==> run a <==
==> flow/design.v (excerpt) <==
module Pipelined_Processor(
input CLK,
input reset,
output [7:0] imem_addr,
input [15:0] imem_data,
output [7:0] dmem_addr,
output [7:0] dmem_wdata,
output dmem_we,
input [7:0] dmem_rdata,
output [7:0] result 
   );
wire pcsrc;
wire [7:0] pcplus1_f;
wire [7:0] pcnext_f;
wire [7:0] pc_f, pc_d;
wire [15:0] instr_f, instr_d;
wire signed [7:0] SrcA_d, SrcA_e;
wire signed [7:0] RD1e, RD2e;  
wire signed [7:0] SrcB ;
wire Zero;
wire [7:0] ALUResult_e, ALUResult_m, ALUResult_w;
wire [3:0] ALUControl_d, ALUControl_e;
wire ALUSrc_d, ALUSrc_e, ResultSrc_e, ResultSrc_d, ResultSrc_m, ResultSrc_w;
wire [7:0] pcplus1_d, pcplus1_e, pcplus1_m, pcplus1_w;
wire [2:0] a1_d, Rs1D, Rs2D;
wire [2:0] Rs1E, Rs2E;
wire [2:0] a1_e, a1_m, a1_w;  
wire [3:0] opcode;
wire [2:0] funct;
wire [7:0] SrcB_reg, SrcB_reg_e, SrcB_reg_m;
wire [7:0] wrtdata;
wire [7:0] read_data_w, read_data_m;
wire MemWrite_d, MemWrite_e, MemWrite_m;
wire regwrite_d, regwrite_e, regwrite_w, regwrite_m;
wire [7:0] ImmExt_d, ImmExt_e;  
wire [1:0] ForwardAE, ForwardBE;
wire stallF, flushD, stallD, flushE;
pc p0(.pcnext(pcnext_f),. reset(reset), .pc(pc_f), .stallF(stallF), .clk(CLK));
assign pcplus1_f = pc_f + 1;
assign imem_addr = pc_f;
assign instr_f = imem_data;
assign opcode = instr_f[15:12];
assign pcnext_f = (opcode == 4'b0101 && Zero) ? (pc_f + ImmExt_d) : 
  ...
==> flow/config.mk <==
export PLATFORM = sky130hd
export DESIGN_NAME = Pipelined_Processor
export DESIGN_NICKNAME = Pipelined_Processor
export VERILOG_FILES = /design/flow/design.v
export SDC_FILE = /design/flow/constraint.sdc
export NUM_CORES = 4
export LEC_CHECK = 0
export CAP_MARGIN = 20
export CELL_PAD_IN_SITES_GLOBAL_PLACEMENT = 0
export CORE_MARGIN = 2
export CORE_UTILIZATION = 72
export CTS_CLUSTER_SIZE = 31
export GPL_ROUTABILITY_DRIVEN = 1
export GPL_TIMING_DRIVEN = 1
export HOLD_SLACK_MARGIN = -0.02
export MAX_ROUTING_LAYER = met5
export PLACE_DENSITY = 0.91
export SETUP_SLACK_MARGIN = 1.64
export SLEW_MARGIN = 20
export TNS_END_PERCENT = 75
==> flow/constraint.sdc <==
create_clock -name core_clock -period 11.5 [get_ports {CLK}]
set_input_delay 2.3000 -clock core_clock [delete_from_list [all_inputs] [get_ports {CLK}]]
set_output_delay 2.3000 -clock core_clock [all_outputs]
set_load 0.01 [all_outputs]
run.sh (not shown) runs the stock make flow with config.mk's settings and CLKGATE_MAP_FILE=.
==> inputs of run b, as changes to run a <==
Settings changed: CELL_PAD_IN_SITES_GLOBAL_PLACEMENT 0 to unset, CORE_UTILIZATION 72 to 40, CTS_CLUSTER_SIZE 31 to unset, GPL_ROUTABILITY_DRIVEN 1 to unset, GPL_TIMING_DRIVEN 1 to unset, HOLD_SLACK_MARGIN -0.02 to unset, MAX_ROUTING_LAYER met5 to unset, PLACE_DENSITY 0.91 to unset, SETUP_SLACK_MARGIN 1.64 to unset, TNS_END_PERCENT 75 to unset.
==> flow/constraint.sdc (replaced) <==
create_clock -name core_clock -period 13.2 [get_ports {CLK}]
set_input_delay 2.6400 -clock core_clock [delete_from_list [all_inputs] [get_ports {CLK}]]
set_output_delay 2.6400 -clock core_clock [all_outputs]
set_load 0.01 [all_outputs]
==> inputs of run c, as changes to run a <==
Settings changed: CORE_MARGIN 2 to 5, CORE_UTILIZATION 72 to 58, CTS_CLUSTER_DIAMETER set to 299, CTS_CLUSTER_SIZE 31 to 92, PLACE_DENSITY 0.91 to 0.41, SETUP_SLACK_MARGIN 1.64 to unset, TNS_END_PERCENT 75 to 10.
==> flow/constraint.sdc (replaced) <==
create_clock -name core_clock -period 14.1 [get_ports {CLK}]
set_input_delay 2.8200 -clock core_clock [delete_from_list [all_inputs] [get_ports {CLK}]]
set_output_delay 2.8200 -clock core_clock [all_outputs]
set_load 0.01 [all_outputs]
==> inputs of run d, as changes to run a <==
Settings changed: ABC_AREA set to 1, CELL_PAD_IN_SITES_GLOBAL_PLACEMENT 0 to unset, CORE_UTILIZATION 72 to 62, CTS_CLUSTER_SIZE 31 to unset, GPL_ROUTABILITY_DRIVEN 1 to unset, GPL_TIMING_DRIVEN 1 to unset, HOLD_SLACK_MARGIN -0.02 to unset, MAX_ROUTING_LAYER met5 to unset, PLACE_DENSITY 0.91 to unset, SETUP_SLACK_MARGIN 1.64 to unset, TNS_END_PERCENT 75 to unset.
==> flow/constraint.sdc (replaced) <==
create_clock -name core_clock -period 12.1 [get_ports {CLK}]
set_input_delay 2.4200 -clock core_clock [delete_from_list [all_inputs] [get_ports {CLK}]]
set_output_delay 2.4200 -clock core_clock [all_outputs]
set_load 0.01 [all_outputs]
==> comparison <==
- First-iteration DRC count: run c < run b < run d.
- Hold slack: run b is lower than run d (0.0046 ns).
- Against run b, the clock power of run d is higher by about 15%.
- The highest clock skew belongs to run b, the lowest to run c.
- Run d ran to the end with no violations. Run a did not get past 5_1_grt. Run c produced a clean layout. Run b went through all stages and came out clean.
- Total power: run d is higher than run b (about 19%).
- Non-clock buffer count: run c < run d < run b.
- Wire length, lowest first: run c, run d, run b.
- Sequential power, highest first: run d, run b, run c.
- Of run c and run b, run c has the higher sequential share of layout area (gap 1.7 points).


==> run D: inputs <==
Pipelined_Processor again, from the RTL that the note above started with.
==> flow/design.v (excerpt) <==
module Pipelined_Processor(
input CLK,
input reset,
output [7:0] imem_addr,
input [15:0] imem_data,
output [7:0] dmem_addr,
output [7:0] dmem_wdata,
output dmem_we,
input [7:0] dmem_rdata,
output [7:0] result 
   );
==> flow/config.mk <==
export PLATFORM = sky130hd
export DESIGN_NAME = Pipelined_Processor
export DESIGN_NICKNAME = Pipelined_Processor
export VERILOG_FILES = /design/flow/design.v
export SDC_FILE = /design/flow/constraint.sdc
export NUM_CORES = 4
export LEC_CHECK = 0
export CAP_MARGIN = 20
export CELL_PAD_IN_SITES_GLOBAL_PLACEMENT = 0
export CORE_ASPECT_RATIO = 0.5
export CORE_MARGIN = 5
export CORE_UTILIZATION = 70
export CTS_CLUSTER_DIAMETER = 299
export CTS_CLUSTER_SIZE = 92
export GPL_ROUTABILITY_DRIVEN = 1
export GPL_TIMING_DRIVEN = 1
export HOLD_SLACK_MARGIN = -0.02
export MAX_ROUTING_LAYER = met5
export PLACE_DENSITY = 0.41
export SLEW_MARGIN = 20
export TNS_END_PERCENT = 10
==> flow/constraint.sdc <==
create_clock -name core_clock -period 14.1 [get_ports {CLK}]
set_input_delay 2.8200 -clock core_clock [delete_from_list [all_inputs] [get_ports {CLK}]]
set_output_delay 2.8200 -clock core_clock [all_outputs]
set_load 0.01 [all_outputs]
==> run H: changes against run D <==
Settings changed: CORE_ASPECT_RATIO 0.5 to unset, CORE_MARGIN 5 to 2, CORE_UTILIZATION 70 to 66, CTS_CLUSTER_DIAMETER 299 to unset, CTS_CLUSTER_SIZE 92 to 13, PLACE_DENSITY 0.41 to 0.67, SETUP_SLACK_MARGIN set to -0.72, TNS_END_PERCENT 10 to 75.
==> flow/constraint.sdc (replaced) <==
create_clock -name core_clock -period 11.2 [get_ports {CLK}]
set_input_delay 2.2400 -clock core_clock [delete_from_list [all_inputs] [get_ports {CLK}]]
set_output_delay 2.2400 -clock core_clock [all_outputs]
set_load 0.01 [all_outputs]
==> summary of the runs <==
- Run H completed, yet does not pass: negative setup slack. Run D completed with no timing, DRC or antenna violations.
- Register-to-register slack: run D is better than run H (4200 ps).
- Power: run H is higher than run D (about 50%).
- Of run H and run D, run H has the higher core utilization (gap 2.8 points).
- Between run D and run H, the lower combinational power is in run D (gap 41%, measured against run H).
- Of run D and run H, run H has the higher sequential power (gap 18%, measured against run H).
- Of run H and run D, run D has the higher critical path depth (gap 4).
- First-iteration DRC count: run D is smaller than run H (about 6%).
- In flip-flop count, run H and run D do not differ.
- Of run D and run H, run H has the higher clock power (gap 22%, measured against run H).
- Against run H, the design area of run D is smaller by about 9%.
==> figures <==
Outcome: run H failed layout checks; run D complete, no violations
Layout check failures: run H negative setup slack; run D -
P_comb: run H 2.78 mW; run D 1.63 mW
Source-to-sink clock delay at the later pin of the worst-skew pair: run H 450 ps; run D 430 ps
Area of the die: run H 18,200 um2; run D 19,000 um2
Worst-path cell with the longest stage delay: run H o211ai_1; run D dfrtp_2
Max Clk Rate: run H 67.1 MHz; run D 73.4 MHz
Sw Ratio: run H 0.460; run D 0.452
Number of OpenROAD warnings: run H 49; run D 47
Sum of negative setup slack: run H -33,430 ps; run D 0 ps
Width of the die: run H 135 um; run D 190 um
Fraction of met2 tracks used by global routing: run H 0.675; run D 0.581
CP required: run H 11,540 ps; run D 14,420 ps
Die Y-Extent: run H 135 um; run D 100 um
Layout net count: run H 1,625; run D 1,472
Flop+latch power: run H 0.818 mW; run D 0.672 mW
Transition time at the pin with the least slew margin: run H 1230 ps; run D 1150 ps
Sequential fraction of total cell area: run H 0.258; run D 0.286
Fraction of area in multi-input gates: run H 0.517; run D 0.558
Wire length of the first global-routing pass: run H 60,000 um; run D 55,600 um
Number of well taps: run H 220; run D 221
Met1 global-route usage: run H 0.535; run D 0.497
Setup slack, reg-to-reg: run H -3710 ps; run D 470 ps
Power and IR drop assume default switching activity.
